// top
module top(
    input           clk,
    input           rst,
    input           enable,
    input           mode,
    input           valid, 
    input   [4:0]   id,
    input   [3:0]   gridX,
    input   [3:0]   gridY,
	output 	[11:0]	gray_addr,
	output			gray_ren,
	input	[7:0]	gray_rdata,
    output  [11:0]  lbp_addr,
    output          lbp_wen,
	output			lbp_ren,
    input   [7:0]   lbp_rdata,
	output	[7:0] 	lbp_wdata,
	output	[24:0]	theta,
	output			theta_valid,
	input	[24:0]	cos_data,
	input			cos_valid,
	input	[24:0]	sin_data,
	input			sin_valid,
	output			lbp_finish,
    output  [7:0]   id_addr,
    output  [4:0]   id_wdata,
    output          id_wen,
    output          id_ren,
    input   [4:0]   id_rdata,
    output  [20:0]  hist_addr_train,
    output  [7:0]   hist_wdata_train,
    output          hist_wen_train,
    output          hist_ren_train,
    input   [7:0]   hist_rdata_train,
    output  [13:0]  hist_addr_predict,
    output  [7:0]   hist_wdata_predict,
    output          hist_wen_predict,
    output          hist_ren_predict,
    input   [7:0]   hist_rdata_predict,  
    output          hcu_finish,
    output          done,
    output  [4:0]   label,
    output  [17:0]  minDistance
);
    wire clbp_enable;
    wire [11:0] clbp_lbp_addr;
    wire clbp_lbp_wen;
    wire [7:0] clbp_lbp_wdata;
    wire hcu_enable;
    wire hcu_lbp_ren;
    wire [11:0] hcu_lbp_addr;
    wire [20:0] hcu_hist_addr_train;
  ...
Size in the first run: ~13,000 cells after synthesis, ~490 flip-flops, about 110,000 um2 of cells after synthesis.
export LEC_CHECK = 0
export CAP_MARGIN = 20
export CELL_PAD_IN_SITES_DETAIL_PLACEMENT = 2
export CELL_PAD_IN_SITES_GLOBAL_PLACEMENT = 2
export CORE_MARGIN = 10
export CORE_UTILIZATION = 72
export CTS_CLUSTER_SIZE = 47
export HOLD_SLACK_MARGIN = -0.1
export PLACE_DENSITY = 0.84
export SETUP_SLACK_MARGIN = 1.7
export SLEW_MARGIN = 20
export TNS_END_PERCENT = 60
create_clock -name core_clock -period 6.53 [get_ports {clk}]
run.sh (not shown) runs the stock make flow with config.mk's settings and CLKGATE_MAP_FILE=.
The starting point aborted during 3_1_place_gp_skip_io.
Then changed:
Settings changed: ABC_AREA set to 1, CELL_PAD_IN_SITES_DETAIL_PLACEMENT 2 to unset, CELL_PAD_IN_SITES_GLOBAL_PLACEMENT 2 to unset, CORE_MARGIN 10 to 2, CTS_CLUSTER_DIAMETER set to 397, CTS_CLUSTER_SIZE 47 to 16, HOLD_SLACK_MARGIN -0.1 to unset, PLACE_DENSITY 0.84 to unset, SETUP_SLACK_MARGIN 1.7 to unset, TNS_END_PERCENT 60 to unset.
Clock period 6.53 ns to 6.32 ns, I/O delays scaled along.
After rerunning:
- The new run never finished: it broke off in 5_1_grt
- die size goes down by about 4%
- synthesized area goes up by 3.9%
- synthesized cell count goes up by about 18%

---

Starting RTL as in the previous note.
// top
module top(
    input           clk,
    input           rst,
    input           enable,
    input           mode,
    input           valid, 
    input   [4:0]   id,
    input   [3:0]   gridX,
    input   [3:0]   gridY,
	output 	[11:0]	gray_addr,
	output			gray_ren,
	input	[7:0]	gray_rdata,
    output  [11:0]  lbp_addr,
    output          lbp_wen,
	output			lbp_ren,
    input   [7:0]   lbp_rdata,
	output	[7:0] 	lbp_wdata,
	output	[24:0]	theta,
	output			theta_valid,
	input	[24:0]	cos_data,
	input			cos_valid,
	input	[24:0]	sin_data,
	input			sin_valid,
	output			lbp_finish,
    output  [7:0]   id_addr,
    output  [4:0]   id_wdata,
    output          id_wen,
    output          id_ren,
    input   [4:0]   id_rdata,
    output  [20:0]  hist_addr_train,
    output  [7:0]   hist_wdata_train,
    output          hist_wen_train,
    output          hist_ren_train,
    input   [7:0]   hist_rdata_train,
    output  [13:0]  hist_addr_predict,
    output  [7:0]   hist_wdata_predict,
    output          hist_wen_predict,
    output          hist_ren_predict,
    input   [7:0]   hist_rdata_predict,  
    output          hcu_finish,
    output          done,
    output  [4:0]   label,
    output  [17:0]  minDistance
);
clock: 12.8 ns
lec_check: 0
cap_margin: 10
core_aspect_ratio: 0.71
core_margin: 2
core_utilization: 27
cts_cluster_diameter: 274
min_routing_layer: met1
place_density_lb_addon: 0.21
setup_slack_margin: 0.39
slew_margin: 20
Next try:
- CAP_MARGIN: 10 -> 20
- CORE_ASPECT_RATIO: 0.71 -> unset
- CORE_UTILIZATION: 27 -> 72
- CTS_CLUSTER_DIAMETER: 274 -> unset
- CTS_CLUSTER_SIZE: unset -> 36
- MIN_ROUTING_LAYER: met1 -> unset
- PLACE_DENSITY_LB_ADDON: 0.21 -> unset
- SETUP_SLACK_MARGIN: 0.39 -> 3.53
- clock period: 12.8 -> 12.4 ns (I/O delays scaled with it)
The new run ran to the end with violations: capacitance limit, slew limit.
Core utilization increases by 50 points.
Area after synthesis stays the same.
Power went up by 18%.
Clock-buffer cell count drops by 11.
Worst setup slack improved by 900 ps.
Clock skew went down by 15 ps.
Cell area stays flat.
Die size decreases by 62%.
Next try:
- CORE_UTILIZATION: 72 -> 40
- CTS_CLUSTER_SIZE: 36 -> unset
- SETUP_SLACK_MARGIN: 3.53 -> unset
- clock period: 12.4 -> 17.8 ns (I/O delays scaled with it)
The new run completed with no timing, DRC or antenna violations.
Sequential power went down by 30%.
Utilization went down by 36 points.
Clock-buffer cell count went up by 8.
Power went down by 40%.
Final cell count went up by about 10%.
Wire length went down by about 3.6%.
Cell area went down by about 2%.
Global-route usage went down by 20 points.
Setup slack improves by 3600 ps.

---

top again, from the RTL that the note above started with.
export LEC_CHECK = 0
export ABC_AREA = 1
export CAP_MARGIN = 35
export CELL_PAD_IN_SITES_DETAIL_PLACEMENT = 1
export CELL_PAD_IN_SITES_GLOBAL_PLACEMENT = 0
export CORE_MARGIN = 2
export CORE_UTILIZATION = 17
export CTS_CLUSTER_DIAMETER = 98
export CTS_CLUSTER_SIZE = 11
export MAX_ROUTING_LAYER = met4
export MIN_ROUTING_LAYER = met1
export PLACE_DENSITY = 0.75
export SETUP_SLACK_MARGIN = 1.42
export SLEW_MARGIN = 20
export TNS_END_PERCENT = 40
create_clock -name core_clock -period 17.2 [get_ports {clk}]
Edit:
==> flow/config.mk (replaced) <==
export PLATFORM = sky130hd
export DESIGN_NAME = top
export DESIGN_NICKNAME = top
export VERILOG_FILES = /design/flow/design.v
export SDC_FILE = /design/flow/constraint.sdc
export NUM_CORES = 4
export LEC_CHECK = 0
export CAP_MARGIN = 20
export CORE_MARGIN = 2
export CORE_UTILIZATION = 66
export SLEW_MARGIN = 20
==> flow/constraint.sdc (replaced) <==
create_clock -name core_clock -period 8.76 [get_ports {clk}]
set_input_delay 1.7520 -clock core_clock [delete_from_list [all_inputs] [get_ports {clk}]]
set_output_delay 1.7520 -clock core_clock [all_outputs]
set_load 0.01 [all_outputs]
What happened: The changed run finished but fails on setup timing. Total power rose by 120%. Design area fell by 4.6%. Area after synthesis fell by 3.8%. Via count fell by 18%. Clock-buffer cell count rose by 6. Sequential power rose by 110%. Register-to-register slack loses 5.2 ns.
Edit:
--- a/flow/config.mk
+++ b/flow/config.mk
@@ -10 +10,2 @@
-export CORE_UTILIZATION = 66
+export CORE_UTILIZATION = 68
+export CTS_CLUSTER_SIZE = 50
==> flow/constraint.sdc (replaced) <==
create_clock -name core_clock -period 9.82 [get_ports {clk}]
set_input_delay 1.9640 -clock core_clock [delete_from_list [all_inputs] [get_ports {clk}]]
set_output_delay 1.9640 -clock core_clock [all_outputs]
set_load 0.01 [all_outputs]
Now the flow finished clean.
Wire length decreases by a few percent.
Worst setup slack improves by 0.74 ns.
Sequential power shrinks by roughly a tenth.
Sequential cell count does not change.
Edit:
--- a/flow/config.mk
+++ b/flow/config.mk
@@ -10,2 +10 @@
-export CORE_UTILIZATION = 68
-export CTS_CLUSTER_SIZE = 50
+export CORE_UTILIZATION = 57
==> flow/constraint.sdc (replaced) <==
create_clock -name core_clock -period 6.78 [get_ports {clk}]
set_input_delay 1.3560 -clock core_clock [delete_from_list [all_inputs] [get_ports {clk}]]
set_output_delay 1.3560 -clock core_clock [all_outputs]
set_load 0.01 [all_outputs]
What happened: With this change the flow finished but failed the layout checks on setup timing. Critical path depth goes up by 9. Routed wire length goes up by 13%. Power goes up by 95%. Worst hold slack gets worse by 0.025 ns. Final area goes up by 8.0%. Global-route usage goes down by 2.5 points.

---

Setup of build 21:
top again, from the RTL that the note above started with.
make LEC_CHECK=0 CAP_MARGIN=15 CELL_PAD_IN_SITES_DETAIL_PLACEMENT=0 CELL_PAD_IN_SITES_GLOBAL_PLACEMENT=0 CORE_MARGIN=2 CORE_UTILIZATION=72 CTS_CLUSTER_DIAMETER=114 CTS_CLUSTER_SIZE=14 HOLD_SLACK_MARGIN=-0.08 MAX_ROUTING_LAYER=met5 SETUP_SLACK_MARGIN=1.42 SLEW_MARGIN=20 TNS_END_PERCENT=40 finish   # period 7.98 ns
Build 21: all stages done; final checks FAILED (negative setup slack).
Here is what was changed in the inputs of build 93 compared with build 21.
- removing HOLD_SLACK_MARGIN (formerly -0.08)
- removing CELL_PAD_IN_SITES_DETAIL_PLACEMENT (formerly 0)
- removing SETUP_SLACK_MARGIN (formerly 1.42)
- removing MAX_ROUTING_LAYER (formerly met5)
- removing TNS_END_PERCENT (formerly 40)
- changing CTS_CLUSTER_DIAMETER from 114 to 375
- changing CAP_MARGIN from 15 to 20
- removing CELL_PAD_IN_SITES_GLOBAL_PLACEMENT (formerly 0)
- setting ABC_AREA to 1 for the first time
- removing CTS_CLUSTER_SIZE (formerly 14)
- changing the clock period (ns, I/O delays scaled along) from 7.98 to 6.78
==> results <==
For build 93, the flow was terminated by a tool error in global routing (5_1_grt) and produced no final design. Build 21 finished all stages; layout check result: FAIL, due to negative setup slack. The run showing the greater die extent in x is build 93. Die area | build 93 > build 21. Build 93 ends up with higher area figure in the yosys stat output than build 21 does. The netlist area before placement of build 93 was inferior to that of build 21. Of build 21 and build 93, the run reporting the lower initial cell density of the core was build 21. Relative to build 21, post-synthesis cell type count has decreased by 1.2% in build 93.
Edits applied to the flow inputs when going from build 93 to build 11:
- removing ABC_AREA (formerly 1)
- removing CTS_CLUSTER_DIAMETER (formerly 375)
- changing CORE_UTILIZATION from 72 to 66
- changing the clock period (ns, I/O delays scaled along) from 6.78 to 9.82
Findings:
Build 11 ran to completion and came out clean on the timing, DRC and antenna checks. Summary: with build 93 as the reference, die area in build 11 moved up by a few percent. Build 11 vs. build 93: worst setup slack after placement went up, area share of and/or/nand/nor cells after synthesis went down, row count went up, area of the synthesized netlist per yosys stat went down. When build 11 is set beside build 93, its fraction of the yosys area taken by sequential cells turns out to be 0.45 points larger. Buffer count from post-CTS setup fixing sits lower in build 11 than in build 93. Relative to build 93, the vertical extent of the die of build 11 is higher by 2.4%. Sort build 11 and build 93 by unique cell type count in the Yosys netlist, descending, and build 11 comes first. Side by side, parity-gate share of the synthesized area counting xor and xnor cells turned out higher in build 11 than in build 93. Standard cell core area is lower on build 93.
Edits applied to the flow inputs when going from build 11 to build 27:
- a change of CORE_UTILIZATION from 66 to 72
- an added SETUP_SLACK_MARGIN of 3.53
- a change of the clock period (ns, I/O delays scaled along) from 9.82 to 12.4
==> results <==
The layout from build 27, despite a flow that completed every stage, fails the layout checks, with the failing checks listed as max-capacitance violations, max-slew violations.
Min share of the final layout cell area in multi-input gates across build 11 and build 27: build 11
The end point of the critical path comes out M1.w[25]$_DFFE_PP_ in one run and M1.w[39]$_DFFE_PP_ in the other, namely in build 27 and build 11 respectively.
On net count reported at finish, build 11 and build 27 are basically level.
Compared to build 11, build 27 has relative slew slack 28 points lower.

---

Starting RTL as in the previous note.
export LEC_CHECK = 0
export CAP_MARGIN = 15
export CORE_MARGIN = 2
export CORE_UTILIZATION = 70
export CTS_CLUSTER_DIAMETER = 32
export CTS_CLUSTER_SIZE = 40
export SETUP_SLACK_MARGIN = 1.99
export SLEW_MARGIN = 20
create_clock -name core_clock -period 8.25 [get_ports {clk}]
The first run completed, yet does not pass: negative setup slack.
Then changed:
Settings changed: CAP_MARGIN 15 to 20, CORE_UTILIZATION 70 to 40, CTS_CLUSTER_DIAMETER 32 to default, CTS_CLUSTER_SIZE 40 to default, SETUP_SLACK_MARGIN 1.99 to default.
Clock period 8.25 ns to 10.9 ns, I/O delays scaled along.
Now the flow passed the timing, DRC and antenna checks.
Worst hold slack is better by 0.048 ns.
Non-clock buffer count drops by 681.
Area after synthesis is unchanged.
Via count drops by roughly a tenth.
Clock-buffer cell count drops by 65.
Design area drops by a few percent.
Wire length drops by roughly a tenth.
Total power drops by well over a third.
Global-route usage drops by 22 points.
Clock power drops by well over a third.
Clock skew drops by 0.033 ns.
Then changed:
Settings changed: CORE_UTILIZATION 40 to 15.
Clock period 10.9 ns to 14.5 ns, I/O delays scaled along.
Routed wire length increases by 6.8%; die size increases to 2.7 times its value; cell area increases by 6.1%; register-to-register slack improves by 2.5 ns; power decreases by 22%; count of clock-buffer cells in the layout increases by 11; global-route usage decreases by 15 points; sequential share of layout area decreases by 0.63 points; synthesized cell count does not change; worst setup slack improves by 2.5 ns; non-clock buffer count decreases by 71.

---

top again, from the RTL that the note above started with.
make LEC_CHECK=0 CAP_MARGIN=0 CELL_PAD_IN_SITES_GLOBAL_PLACEMENT=1 CORE_MARGIN=5 CORE_UTILIZATION=62 GPL_ROUTABILITY_DRIVEN=0 GPL_TIMING_DRIVEN=0 MAX_ROUTING_LAYER=met5 PLACE_DENSITY=0.68 SETUP_SLACK_MARGIN=0.69 SLEW_MARGIN=15 finish   # period 9.71 ns
The first run finished but failed the layout checks on max-capacitance violations, max-slew violations, negative setup slack.
Then changed:
- CAP_MARGIN: 0 -> 20
- CELL_PAD_IN_SITES_GLOBAL_PLACEMENT: 1 -> not set
- CORE_MARGIN: 5 -> 2
- CORE_UTILIZATION: 62 -> 70
- GPL_ROUTABILITY_DRIVEN: 0 -> not set
- GPL_TIMING_DRIVEN: 0 -> not set
- MAX_ROUTING_LAYER: met5 -> not set
- PLACE_DENSITY: 0.68 -> not set
- SETUP_SLACK_MARGIN: 0.69 -> 1.2
- SLEW_MARGIN: 15 -> 20
- clock period: 9.71 -> 9.25 ns (I/O delays scaled with it)
After rerunning: The new run finished but fails on negative setup slack. Wire length came out lower by 19%. Area after synthesis is unchanged. Core utilization rose by 9.0 points.
Then changed:
- CORE_UTILIZATION: 70 -> 29
- SETUP_SLACK_MARGIN: 1.2 -> not set
- clock period: 9.25 -> 10.9 ns (I/O delays scaled with it)
After rerunning: Now the flow went through all stages and came out clean. Final area fell by 1.4%. Clock power drops by about 8%. Critical path depth is lower by 3. Wire length goes down by 2.5%.

---

== run B ==
top again, from the RTL that the note above started with.
Settings: LEC_CHECK=0, ABC_AREA=0, CAP_MARGIN=5, CELL_PAD_IN_SITES_DETAIL_PLACEMENT=0, CORE_ASPECT_RATIO=1.01, CORE_MARGIN=2, CORE_UTILIZATION=32, CTS_CLUSTER_DIAMETER=52, CTS_CLUSTER_SIZE=33, PLACE_DENSITY_LB_ADDON=0.09, SLEW_MARGIN=20; clock period 12.3 ns.
Run B completed; timing, DRC and antenna clean
diff inputs: run B => run H
- CORE_ASPECT_RATIO: 1.01 -> unset
- CELL_PAD_IN_SITES_DETAIL_PLACEMENT: 0 -> unset
- CORE_UTILIZATION: 32 -> 72
- PLACE_DENSITY: unset -> 0.64
- PLACE_DENSITY_LB_ADDON: 0.09 -> unset
- MAX_ROUTING_LAYER: unset -> met4
- CAP_MARGIN: 5 -> 20
- ABC_AREA: 0 -> unset
- CTS_CLUSTER_DIAMETER: 52 -> unset
- the clock period (ns, I/O delays scaled along): 12.3 -> 10.2
Notes after the runs:
- Run H went all the way through synthesis, placement and routing and the layout is clean on timing, DRC and antenna.
- Combinational cell fraction of total power, run B and run H: higher on run H
- sky130_fd_sc_hd__xor2_4 as the cell with the largest stage delay on the worst path was reported by run B, and sky130_fd_sc_hd__or4b_4 by run H.
- Higher overall global routing resource usage among run B and run H: run H
- Setup fix buffers added after clock tree synthesis came out exactly the same in run B and run H.
- Diff run B -> run H | final worst-path cycle share | increase of 7.7 points
- Re core occupancy in the finished layout: run B and run H aren't equal, and the lower value belongs to run B.
- Non-clock buffer count: run H > run B
- The via count reported for run H is higher than the one for run B.
- Taking run B as the reference, in run H clock share of power went down 4.0 points; setup slack saw a decrease; clock edge transition at the registers on the reported setup and hold paths did not really move.
Power is estimated from default activity; no workload was simulated.
